// mac_unit
module mac_unit(input clk,en,clr,
                input [15:0]a,b,
                output [39:0]c);
For scale: roughly 75 I/O pins.
clock: 9.8 ns
lec_check: 0
cap_margin: 5
cell_pad_in_sites_detail_placement: 1
cell_pad_in_sites_global_placement: 3
core_aspect_ratio: 1.05
core_margin: 6
core_utilization: 44
cts_cluster_diameter: 394
cts_cluster_size: 98
gpl_routability_driven: 0
gpl_timing_driven: 0
slew_margin: 40
tns_end_percent: 85
run.sh (not shown) runs the stock make flow with config.mk's settings and CLKGATE_MAP_FILE=.
The baseline finished but fails on negative setup slack.
Then changed:
CELL_PAD_IN_SITES_DETAIL_PLACEMENT = not set   (was 1)
CELL_PAD_IN_SITES_GLOBAL_PLACEMENT = not set   (was 3)
CORE_ASPECT_RATIO = not set   (was 1.05)
CORE_MARGIN = 2   (was 6)
CORE_UTILIZATION = 65   (was 44)
CTS_CLUSTER_DIAMETER = 29   (was 394)
CTS_CLUSTER_SIZE = 86   (was 98)
GPL_ROUTABILITY_DRIVEN = not set   (was 0)
GPL_TIMING_DRIVEN = not set   (was 0)
SETUP_SLACK_MARGIN = 1.23   (was not set)
SLEW_MARGIN = 20   (was 40)
TNS_END_PERCENT = not set   (was 85)
clock period = 9.96 ns   (was 9.8 ns; I/O delays follow)
The changed run completed, yet does not pass: negative setup slack.
Register-to-register slack improves by 0.33 ns.
Area after synthesis is unchanged.
Die size decreases by 37%.
First-iteration DRC count came out higher by 130%.

---

== rev 12 ==
mac_unit again, from the RTL that the note above started with.
==> flow/config.mk <==
export PLATFORM = sky130hd
export DESIGN_NAME = mac_unit
export DESIGN_NICKNAME = mac_unit
export VERILOG_FILES = /design/flow/design.v
export SDC_FILE = /design/flow/constraint.sdc
export NUM_CORES = 4
export LEC_CHECK = 0
export ABC_AREA = 0
export CAP_MARGIN = 25
export CELL_PAD_IN_SITES_DETAIL_PLACEMENT = 0
export CELL_PAD_IN_SITES_GLOBAL_PLACEMENT = 1
export CORE_MARGIN = 8
export CORE_UTILIZATION = 40
export CTS_CLUSTER_DIAMETER = 254
export CTS_CLUSTER_SIZE = 34
export GPL_ROUTABILITY_DRIVEN = 0
export GPL_TIMING_DRIVEN = 0
export MAX_ROUTING_LAYER = met4
export PLACE_DENSITY = 0.63
export SETUP_SLACK_MARGIN = -0.46
export SLEW_MARGIN = 20
export TNS_END_PERCENT = 5
==> flow/constraint.sdc <==
create_clock -name core_clock -period 7.58 [get_ports {clk}]
set_input_delay 1.5160 -clock core_clock [delete_from_list [all_inputs] [get_ports {clk}]]
set_output_delay 1.5160 -clock core_clock [all_outputs]
set_load 0.01 [all_outputs]
Layout checks on rev 12: not met. Flow itself completed; violations: setup timing.
Relative to rev 12, the following input files were edited for rev 13:
- swapping -0.46 for 1.89 in SETUP_SLACK_MARGIN
- clearing CTS_CLUSTER_DIAMETER, which used to be 254
- swapping 8 for 2 in CORE_MARGIN
- swapping 0 for 1 in ABC_AREA
- clearing GPL_TIMING_DRIVEN, which used to be 0
- clearing TNS_END_PERCENT, which used to be 5
- swapping 40 for 72 in CORE_UTILIZATION
--- outcome ---
No final results exist for rev 13, since it was stopped by error GPL-0301 during global placement without I/O (3_1_place_gp_skip_io). Rev 12 -> rev 13: synthesized cell count increased by more than a quarter. Fraction of the mapped netlist area in adder cells delta for rev 13 relative to rev 12: 4.3 points lower. Rev 13 vs rev 12 — mean instance size in the synthesized netlist dropped by more than 10%. Rev 13 vs rev 12: area of the core down by more than a quarter. Compared with rev 12, in rev 13 netlist area before placement picked up an extra about 10%; simple-gate share of the synthesized area increased by 2.7 points relative to the old numbers; yosys synthesis chip area went up; die area decreased 45%; multiplexer share of the synthesized area lower.

---

mac_unit again, from the RTL that the note above started with.
make LEC_CHECK=0 ABC_AREA=1 CAP_MARGIN=20 CORE_ASPECT_RATIO=0.5 CORE_MARGIN=2 CORE_UTILIZATION=72 CTS_CLUSTER_DIAMETER=400 CTS_CLUSTER_SIZE=98 HOLD_SLACK_MARGIN=0.28 PLACE_DENSITY=0.36 SETUP_SLACK_MARGIN=-0.52 SLEW_MARGIN=20 TNS_END_PERCENT=10 finish   # period 6.57 ns
The first run completed and failed the layout checks on negative setup slack.
Rerun with:
--- a/flow/config.mk
+++ b/flow/config.mk
@@ -10 +9,0 @@
-export CORE_ASPECT_RATIO = 0.5
@@ -13,5 +12,3 @@
-export CTS_CLUSTER_DIAMETER = 400
-export CTS_CLUSTER_SIZE = 98
-export HOLD_SLACK_MARGIN = 0.28
-export PLACE_DENSITY = 0.36
-export SETUP_SLACK_MARGIN = -0.52
+export CTS_CLUSTER_DIAMETER = 396
+export CTS_CLUSTER_SIZE = 99
+export PLACE_DENSITY = 0.39
@@ -19 +15,0 @@
-export TNS_END_PERCENT = 10
==> flow/constraint.sdc (replaced) <==
create_clock -name core_clock -period 10.2 [get_ports {clk}]
set_input_delay 2.0400 -clock core_clock [delete_from_list [all_inputs] [get_ports {clk}]]
set_output_delay 2.0400 -clock core_clock [all_outputs]
set_load 0.01 [all_outputs]
What happened: The changed run reached the layout checks and failed them: negative setup slack. Final cell count goes down slightly. Critical path depth is unchanged. Flip-flop count stays the same. Maximum frequency rises slightly. Design area stays flat. Clock skew is about the same. Wire length increases by a few percent. Global-route usage increases by 0.13 points.

---

== v6 ==
Starting RTL as in the previous note.
Settings: LEC_CHECK=0, ABC_AREA=1, CAP_MARGIN=0, CORE_MARGIN=2, CORE_UTILIZATION=72, CTS_CLUSTER_DIAMETER=106, CTS_CLUSTER_SIZE=79, PLACE_DENSITY=0.64, SETUP_SLACK_MARGIN=-0.71, SLEW_MARGIN=40; clock period 11.5 ns.
v6 ran in full, but the layout does not pass; the checks complain about negative setup slack.
What v7 does differently from v6 at the input level:
Settings: changing SLEW_MARGIN from 40 to 20; removing CTS_CLUSTER_SIZE (formerly 79); removing ABC_AREA (formerly 1); removing CTS_CLUSTER_DIAMETER (formerly 106); changing CAP_MARGIN from 0 to 20; changing CORE_UTILIZATION from 72 to 40; removing PLACE_DENSITY (formerly 0.64); removing SETUP_SLACK_MARGIN (formerly -0.71); changing the clock period (ns, I/O delays scaled along) from 11.5 to 9.88.
==> results <==
- Every stage of v7 finished as expected; the final checks, on the other hand, flagged negative setup slack, which means the layout fails.
- In v7, sequential share of the synthesized area is higher than in v6.
- Fmax: v7 higher than v6
- HPWL after detailed placement of v7 falls short of that of v6 by more than 10%.
- In v7 the final worst-path setup slack turned out 1.51 ns lower than in v6.
- Summary: with v6 as the reference, met3 routed wirelength in v7 moved down by more than half.
- v7 vs v6 — final cell area excluding filler cells dropped 880 um2.
- The run showing the smaller total standard cell area after synthesis is v7.
- Net count after synthesis went down by more than 10% going from v6 to v7.

---

build 63:
mac_unit again, from the RTL that the note above started with.
Settings: LEC_CHECK=0, ABC_AREA=1, CAP_MARGIN=5, CELL_PAD_IN_SITES_DETAIL_PLACEMENT=1, CELL_PAD_IN_SITES_GLOBAL_PLACEMENT=1, CORE_ASPECT_RATIO=1.19, CORE_MARGIN=7, CORE_UTILIZATION=70, CTS_CLUSTER_DIAMETER=360, CTS_CLUSTER_SIZE=34, GPL_ROUTABILITY_DRIVEN=1, GPL_TIMING_DRIVEN=0, MAX_ROUTING_LAYER=met4, MIN_ROUTING_LAYER=met2, PLACE_DENSITY=0.63, SETUP_SLACK_MARGIN=2.14, SLEW_MARGIN=20, TNS_END_PERCENT=40; clock period 13.6 ns.
No final results exist for build 63, since it was stopped by error GPL-0301 during 3_1_place_gp_skip_io.
Modified inputs, build 11 compared to build 63
# build 63
export LEC_CHECK = 0
export ABC_AREA = 1
export CAP_MARGIN = 5
export CELL_PAD_IN_SITES_DETAIL_PLACEMENT = 1
export CELL_PAD_IN_SITES_GLOBAL_PLACEMENT = 1
export CORE_ASPECT_RATIO = 1.19
export CORE_MARGIN = 7
export CORE_UTILIZATION = 70
export CTS_CLUSTER_DIAMETER = 360
export CTS_CLUSTER_SIZE = 34
export GPL_ROUTABILITY_DRIVEN = 1
export GPL_TIMING_DRIVEN = 0
export MAX_ROUTING_LAYER = met4
export MIN_ROUTING_LAYER = met2
export PLACE_DENSITY = 0.63
export SETUP_SLACK_MARGIN = 2.14
export SLEW_MARGIN = 20
export TNS_END_PERCENT = 40
create_clock -name core_clock -period 13.6 [get_ports {clk}]
# build 11
export LEC_CHECK = 0
export CAP_MARGIN = 5
export CORE_MARGIN = 2
export CORE_UTILIZATION = 68
export CTS_CLUSTER_DIAMETER = 29
export CTS_CLUSTER_SIZE = 86
export MAX_ROUTING_LAYER = met4
export SETUP_SLACK_MARGIN = 1.23
export SLEW_MARGIN = 20
export TNS_END_PERCENT = 40
create_clock -name core_clock -period 9.96 [get_ports {clk}]
--- outcome ---
The layout from build 11, despite a flow that completed every stage, fails the layout checks, with the failing checks listed as setup timing.
Measured against build 11, the synthesized area of build 63 comes out at 1.10 times the reference value.
Build 11 has proportion of synthesized area in mux cells above what build 63 had.
Higher chip area estimate from yosys synthesis among build 63 and build 11: build 63
Compared with build 63, in build 11 area share of fa/ha/maj cells after synthesis higher, full die area lost 17%.

---

## fjord
Starting RTL as in the previous note.
Settings: LEC_CHECK=0, ABC_AREA=1, CAP_MARGIN=20, CORE_MARGIN=2, CORE_UTILIZATION=72, CTS_CLUSTER_DIAMETER=218, CTS_CLUSTER_SIZE=79, PLACE_DENSITY_LB_ADDON=0.08, SLEW_MARGIN=20; clock period 11.7 ns.
Layout checks on fjord: not met. Flow itself completed; violations: setup timing.
The inputs of indigo differ from those of fjord as listed below.
--- a/flow/config.mk
+++ b/flow/config.mk
@@ -7,9 +7,12 @@
 export LEC_CHECK = 0
 export ABC_AREA = 1
-export CAP_MARGIN = 20
+export CAP_MARGIN = 40
 export CORE_MARGIN = 2
 export CORE_UTILIZATION = 72
 export CTS_CLUSTER_DIAMETER = 218
 export CTS_CLUSTER_SIZE = 79
+export GPL_ROUTABILITY_DRIVEN = 0
+export HOLD_SLACK_MARGIN = 0.29
 export PLACE_DENSITY_LB_ADDON = 0.08
-export SLEW_MARGIN = 20
+export SETUP_SLACK_MARGIN = -1.13
+export SLEW_MARGIN = 40
==> comparison <==
From the logs: indigo reached the end of the flow and failed the layout checks with setup timing.
Looking at post-cts sizing count, indigo sits 18 lower than fjord does.
Lower worst setup slack among indigo and fjord: fjord
After detailed routing, fjord needs more wire than indigo.
Fraction of met3 tracks used by global routing came out lower on indigo than on fjord.
indigo vs fjord — post-layout instance area dropped about 1%.
The inputs of onyx differ from those of indigo as listed below.
--- a/flow/config.mk
+++ b/flow/config.mk
@@ -7,11 +7,11 @@
 export LEC_CHECK = 0
 export ABC_AREA = 1
-export CAP_MARGIN = 40
+export CAP_MARGIN = 0
+export CORE_ASPECT_RATIO = 0.91
 export CORE_MARGIN = 2
 export CORE_UTILIZATION = 72
-export CTS_CLUSTER_DIAMETER = 218
+export CTS_CLUSTER_DIAMETER = 85
 export CTS_CLUSTER_SIZE = 79
 export GPL_ROUTABILITY_DRIVEN = 0
-export HOLD_SLACK_MARGIN = 0.29
 export PLACE_DENSITY_LB_ADDON = 0.08
 export SETUP_SLACK_MARGIN = -1.13
==> results <==
What the final checks of onyx revealed, after a flow that finished every stage, was a layout that fails on setup timing.
Going from indigo to onyx, met3 demand-to-capacity share in global routing grows by 1.4 points.
Changes observed in onyx relative to indigo: data arrival time at the worst-slack endpoint rose by 0.03 ns; cell area now sits lower.
Against indigo as the reference, onyx delivers a lower setup slack.
| number of global-route vias before repair | lower: indigo |
onyx against indigo: via count saw an increase; core utilization before placement now larger.
Summary — wire length of the first global-routing pass, onyx relative to indigo: higher, by about 2.3%.
onyx against indigo: utilization after layout higher; cell count lower.
[inputs] maple vs onyx
--- a/flow/config.mk
+++ b/flow/config.mk
@@ -7,12 +7,13 @@
 export LEC_CHECK = 0
 export ABC_AREA = 1
-export CAP_MARGIN = 0
-export CORE_ASPECT_RATIO = 0.91
+export CAP_MARGIN = 20
+export CORE_ASPECT_RATIO = 0.95
 export CORE_MARGIN = 2
 export CORE_UTILIZATION = 72
-export CTS_CLUSTER_DIAMETER = 85
+export CTS_CLUSTER_DIAMETER = 218
 export CTS_CLUSTER_SIZE = 79
 export GPL_ROUTABILITY_DRIVEN = 0
+export HOLD_SLACK_MARGIN = 0.29
 export PLACE_DENSITY_LB_ADDON = 0.08
-export SETUP_SLACK_MARGIN = -1.13
+export SETUP_SLACK_MARGIN = 1.83
 export SLEW_MARGIN = 40
Notes after the runs:
- maple vs. onyx: worst setup slack lower; floorplan die area roughly the same; design area higher; met3 track utilization from global routing lower; clock-pin transition on the worst setup and hold timing paths roughly the same.
- Fraction of standard cell area in multi-input logic in maple is 1.3 points above onyx.
- Number of nets in the final layout delta (onyx -> maple): insignificant
- Cell with the biggest individual delay on the critical path = sky130_fd_sc_hd__fa_2: onyx; cell with the biggest individual delay on the critical path = sky130_fd_sc_hd__fa_1: maple
- maple: all stages done; final checks FAILED (setup timing).
- On hold slack, onyx and maple are basically level.
